// Benes_8p
module Benes_8p (input wire [2:0] mp0, mp1, mp2, mp3, mp4, mp5, mp6, mp7,
    input clk,
    output reg [19:0] state
);
Size: ~1100 cells after synthesis, roughly 280 flip-flops, about 45 I/O pins, about 11000 µm² of cells after synthesis.
export LEC_CHECK = 0
export ABC_AREA = 0
export CAP_MARGIN = 30
export CORE_MARGIN = 10
export CORE_UTILIZATION = 47
export CTS_CLUSTER_DIAMETER = 378
export CTS_CLUSTER_SIZE = 34
export GPL_TIMING_DRIVEN = 1
export HOLD_SLACK_MARGIN = 0.06
export MAX_ROUTING_LAYER = met5
export MIN_ROUTING_LAYER = met1
export PLACE_DENSITY_LB_ADDON = 0.07
export SETUP_SLACK_MARGIN = 0.29
export SLEW_MARGIN = 25
export TNS_END_PERCENT = 20
create_clock -name core_clock -period 1.37 [get_ports {clk}]
run.sh (not shown) runs the stock make flow with config.mk's settings and CLKGATE_MAP_FILE=.
The starting point reached the layout checks and failed them: setup timing.
==> next run, changes <==
==> flow/config.mk (replaced) <==
export PLATFORM = sky130hd
export DESIGN_NAME = Benes_8p
export DESIGN_NICKNAME = Benes_8p
export VERILOG_FILES = /design/flow/design.v
export SDC_FILE = /design/flow/constraint.sdc
export NUM_CORES = 4
export LEC_CHECK = 0
export CAP_MARGIN = 20
export CORE_MARGIN = 2
export CORE_UTILIZATION = 60
export SETUP_SLACK_MARGIN = 0.15
export SLEW_MARGIN = 20
==> flow/constraint.sdc (replaced) <==
create_clock -name core_clock -period 0.727 [get_ports {clk}]
set_input_delay 0.1454 -clock core_clock [delete_from_list [all_inputs] [get_ports {clk}]]
set_output_delay 0.1454 -clock core_clock [all_outputs]
set_load 0.01 [all_outputs]
After rerunning: Now the flow died in global routing with DPL-0038; die size drops by 35%; area after synthesis stays the same; synthesized cell count does not change.
==> next run, changes <==
--- a/flow/config.mk
+++ b/flow/config.mk
@@ -8,5 +8,9 @@
 export CAP_MARGIN = 20
+export CORE_ASPECT_RATIO = 1.43
 export CORE_MARGIN = 2
-export CORE_UTILIZATION = 60
+export CORE_UTILIZATION = 72
+export CTS_CLUSTER_DIAMETER = 392
+export CTS_CLUSTER_SIZE = 96
 export SETUP_SLACK_MARGIN = 0.15
 export SLEW_MARGIN = 20
+export TNS_END_PERCENT = 10
Outcome: The new run aborted during clock tree synthesis. Synthesized cell count is unchanged. Synthesized area is unchanged. Die area shrinks by 16%.
==> next run, changes <==
==> flow/config.mk (replaced) <==
export PLATFORM = sky130hd
export DESIGN_NAME = Benes_8p
export DESIGN_NICKNAME = Benes_8p
export VERILOG_FILES = /design/flow/design.v
export SDC_FILE = /design/flow/constraint.sdc
export NUM_CORES = 4
export LEC_CHECK = 0
export CAP_MARGIN = 20
export CORE_MARGIN = 2
export CORE_UTILIZATION = 40
export SETUP_SLACK_MARGIN = -0.13
export SLEW_MARGIN = 20
==> flow/constraint.sdc (replaced) <==
create_clock -name core_clock -period 2.33 [get_ports {clk}]
set_input_delay 0.4660 -clock core_clock [delete_from_list [all_inputs] [get_ports {clk}]]
set_output_delay 0.4660 -clock core_clock [all_outputs]
set_load 0.01 [all_outputs]
=> Now the flow went through all stages and came out clean; die area is higher by 77%; synthesized area does not change; synthesized cell count stays the same.

Setup of job 4571:
Starting RTL as in the previous note.
==> flow/config.mk <==
export PLATFORM = sky130hd
export DESIGN_NAME = Benes_8p
export DESIGN_NICKNAME = Benes_8p
export VERILOG_FILES = /design/flow/design.v
export SDC_FILE = /design/flow/constraint.sdc
export NUM_CORES = 4
export LEC_CHECK = 0
export ABC_AREA = 1
export CAP_MARGIN = 20
export CORE_ASPECT_RATIO = 0.5
export CORE_MARGIN = 2
export CORE_UTILIZATION = 72
export CTS_CLUSTER_DIAMETER = 392
export CTS_CLUSTER_SIZE = 96
export PLACE_DENSITY = 0.4
export SETUP_SLACK_MARGIN = 0.2
export SLEW_MARGIN = 20
export TNS_END_PERCENT = 10
==> flow/constraint.sdc <==
create_clock -name core_clock -period 0.681 [get_ports {clk}]
set_input_delay 0.1362 -clock core_clock [delete_from_list [all_inputs] [get_ports {clk}]]
set_output_delay 0.1362 -clock core_clock [all_outputs]
set_load 0.01 [all_outputs]
Job 4571 failed in 4_1_cts with DPL-0038.
Modified inputs, job 1570 compared to job 4571
# job 4571
export LEC_CHECK = 0
export ABC_AREA = 1
export CAP_MARGIN = 20
export CORE_ASPECT_RATIO = 0.5
export CORE_MARGIN = 2
export CORE_UTILIZATION = 72
export CTS_CLUSTER_DIAMETER = 392
export CTS_CLUSTER_SIZE = 96
export PLACE_DENSITY = 0.4
export SETUP_SLACK_MARGIN = 0.2
export SLEW_MARGIN = 20
export TNS_END_PERCENT = 10
create_clock -name core_clock -period 0.681 [get_ports {clk}]
# job 1570
export LEC_CHECK = 0
export CAP_MARGIN = 20
export CORE_MARGIN = 2
export CORE_UTILIZATION = 58
export SLEW_MARGIN = 20
create_clock -name core_clock -period 1.32 [get_ports {clk}]
### Flow results
Completing all stages was not enough for job 1570: its layout failed the final checks because of negative setup slack.
Job 1570 vs job 4571, setup slack at placement went up by 620 ps.
Side by side, HPWL after detailed placement turned out lower in job 1570 than in job 4571.
Taking job 4571 as the reference point, the mean instance size in the synthesized netlist of job 1570 rises by about 24%.
Job 4571 -> job 1570: tally of buffers added on design ports delta 0, exact match
Relative to job 4571, the synthesized cell count of job 1570 is lower by 16%.
#### Input delta (job 4739 over job 1570)
# job 1570
export LEC_CHECK = 0
export CAP_MARGIN = 20
export CORE_MARGIN = 2
export CORE_UTILIZATION = 58
export SLEW_MARGIN = 20
create_clock -name core_clock -period 1.32 [get_ports {clk}]
# job 4739
export LEC_CHECK = 0
export CAP_MARGIN = 20
export CORE_MARGIN = 2
export CORE_UTILIZATION = 40
export SLEW_MARGIN = 20
create_clock -name core_clock -period 2.33 [get_ports {clk}]
Results
- In job 4739, area growth from synthesis to layout is lower than in job 1570.
- Job 4739 completed; timing, DRC and antenna clean
- Of job 1570 and job 4739, the lower clock network contribution to total cell area belongs to job 1570.
- NOTE: global-route usage in job 4739 falls short of that of job 1570
- Status: maximum buffer depth of the clock tree parity (job 4739, job 1570)
- The total power in job 4739 was lower than what job 1570 gave.
- Note that the power density relative to cell area recorded for job 4739 amounts to 0.61 times the value seen in job 1570.
- Cmp job 1570 and job 4739 / internal power / higher: job 1570
- Async set or reset register ratio after synthesis delta (job 4739 -> job 1570): insignificant
- Job 4739 vs job 1570, instance count: job 4739 lower
For job 210, these inputs were changed with respect to job 4739:
# job 4739
export LEC_CHECK = 0
export CAP_MARGIN = 20
export CORE_MARGIN = 2
export CORE_UTILIZATION = 40
export SLEW_MARGIN = 20
create_clock -name core_clock -period 2.33 [get_ports {clk}]
# job 210
export LEC_CHECK = 0
export CAP_MARGIN = 20
export CORE_MARGIN = 2
export CORE_UTILIZATION = 17
export SLEW_MARGIN = 20
create_clock -name core_clock -period 2.33 [get_ports {clk}]
--- outcome ---
- Per the comparison of job 210 with job 4739, instance area after placement rose 5.8%; layout overhead on the synthesized area rose 7.1 points; post-route met1 wirelength rose 8.1%.
- In the tables for job 4739 and job 210, design area reads lower with job 4739.
- Final critical-path share of the clock period | job 210 above job 4739
- Lower clock skew goes to job 210 over job 4739.
- Diff job 210..job 4739 | chip area line of the yosys report | negligible
- Job 210 went all the way through the flow, and no timing, DRC or antenna check failed.
- Job 4739 → job 210: power now sits higher, logic gate share of total power saw a decrease, share of synthesized cell area in and-or and or-and compound cells saw little to no change, final cell count saw an increase.
For job 5920, these inputs were changed with respect to job 210:
# job 210
export LEC_CHECK = 0
export CAP_MARGIN = 20
export CORE_MARGIN = 2
export CORE_UTILIZATION = 17
export SLEW_MARGIN = 20
create_clock -name core_clock -period 2.33 [get_ports {clk}]
# job 5920
export LEC_CHECK = 0
export CAP_MARGIN = 20
export CORE_MARGIN = 2
export CORE_UTILIZATION = 72
export CTS_CLUSTER_DIAMETER = 28
export CTS_CLUSTER_SIZE = 31
export PLACE_DENSITY = 0.37
export SETUP_SLACK_MARGIN = 0.51
export SLEW_MARGIN = 20
create_clock -name core_clock -period 2.11 [get_ports {clk}]
Notes after the runs:
Post-placement cell area (job 210 / job 5920): 1.06
Job 210: flow completed, timing, DRC and antenna clean
As the logs show, job 5920 stopped at 5_1_grt after a tool error, so it never reached the end of the flow.
Half-perimeter wire length after detailed placement (job 5920 vs. job 210) decreases by a few percent
On core box area, the higher figure sits with job 210, not job 5920.
Job 5920 vs. job 210: parity-gate share of the synthesized area counting xor and xnor cells closely matched the old numbers, number of H-tree levels climbed 1.
Higher number of buffers inserted during clock tree synthesis among job 5920 and job 210: job 5920
#### Input delta (job 1893 over job 5920)
# job 5920
export LEC_CHECK = 0
export CAP_MARGIN = 20
export CORE_MARGIN = 2
export CORE_UTILIZATION = 72
export CTS_CLUSTER_DIAMETER = 28
export CTS_CLUSTER_SIZE = 31
export PLACE_DENSITY = 0.37
export SETUP_SLACK_MARGIN = 0.51
export SLEW_MARGIN = 20
create_clock -name core_clock -period 2.11 [get_ports {clk}]
# job 1893
export LEC_CHECK = 0
export CAP_MARGIN = 20
export CORE_MARGIN = 2
export CORE_UTILIZATION = 58
export SETUP_SLACK_MARGIN = 0.07
export SLEW_MARGIN = 20
export TNS_END_PERCENT = 5
create_clock -name core_clock -period 1.32 [get_ports {clk}]
Status job 1893: flow complete, layout not clean - negative setup slack. Post-synthesis chip area from yosys of job 5920 is on par with job 1893. The starting density of the core in job 1893 sits 14 points below the value recorded for job 5920. In job 1893 the minimum setup slack after placement turned out 710 ps lower than in job 5920. From job 5920 to job 1893 the numbers moved as follows: cell area after placement picked up an extra about 17%, number of setup buffers added after CTS lost 16. From job 1893 to job 5920, area after synthesis did not move at all. From job 5920 to job 1893 the numbers moved as follows: level count of the clock H-tree moved down; number of cell rows went up about 11%; area enclosed by the die boundary has increased; die width went up about 11%. Relative to job 5920, CTS buffer count decreased by about 35% in job 1893.
Power is estimated from default activity; no workload was simulated.
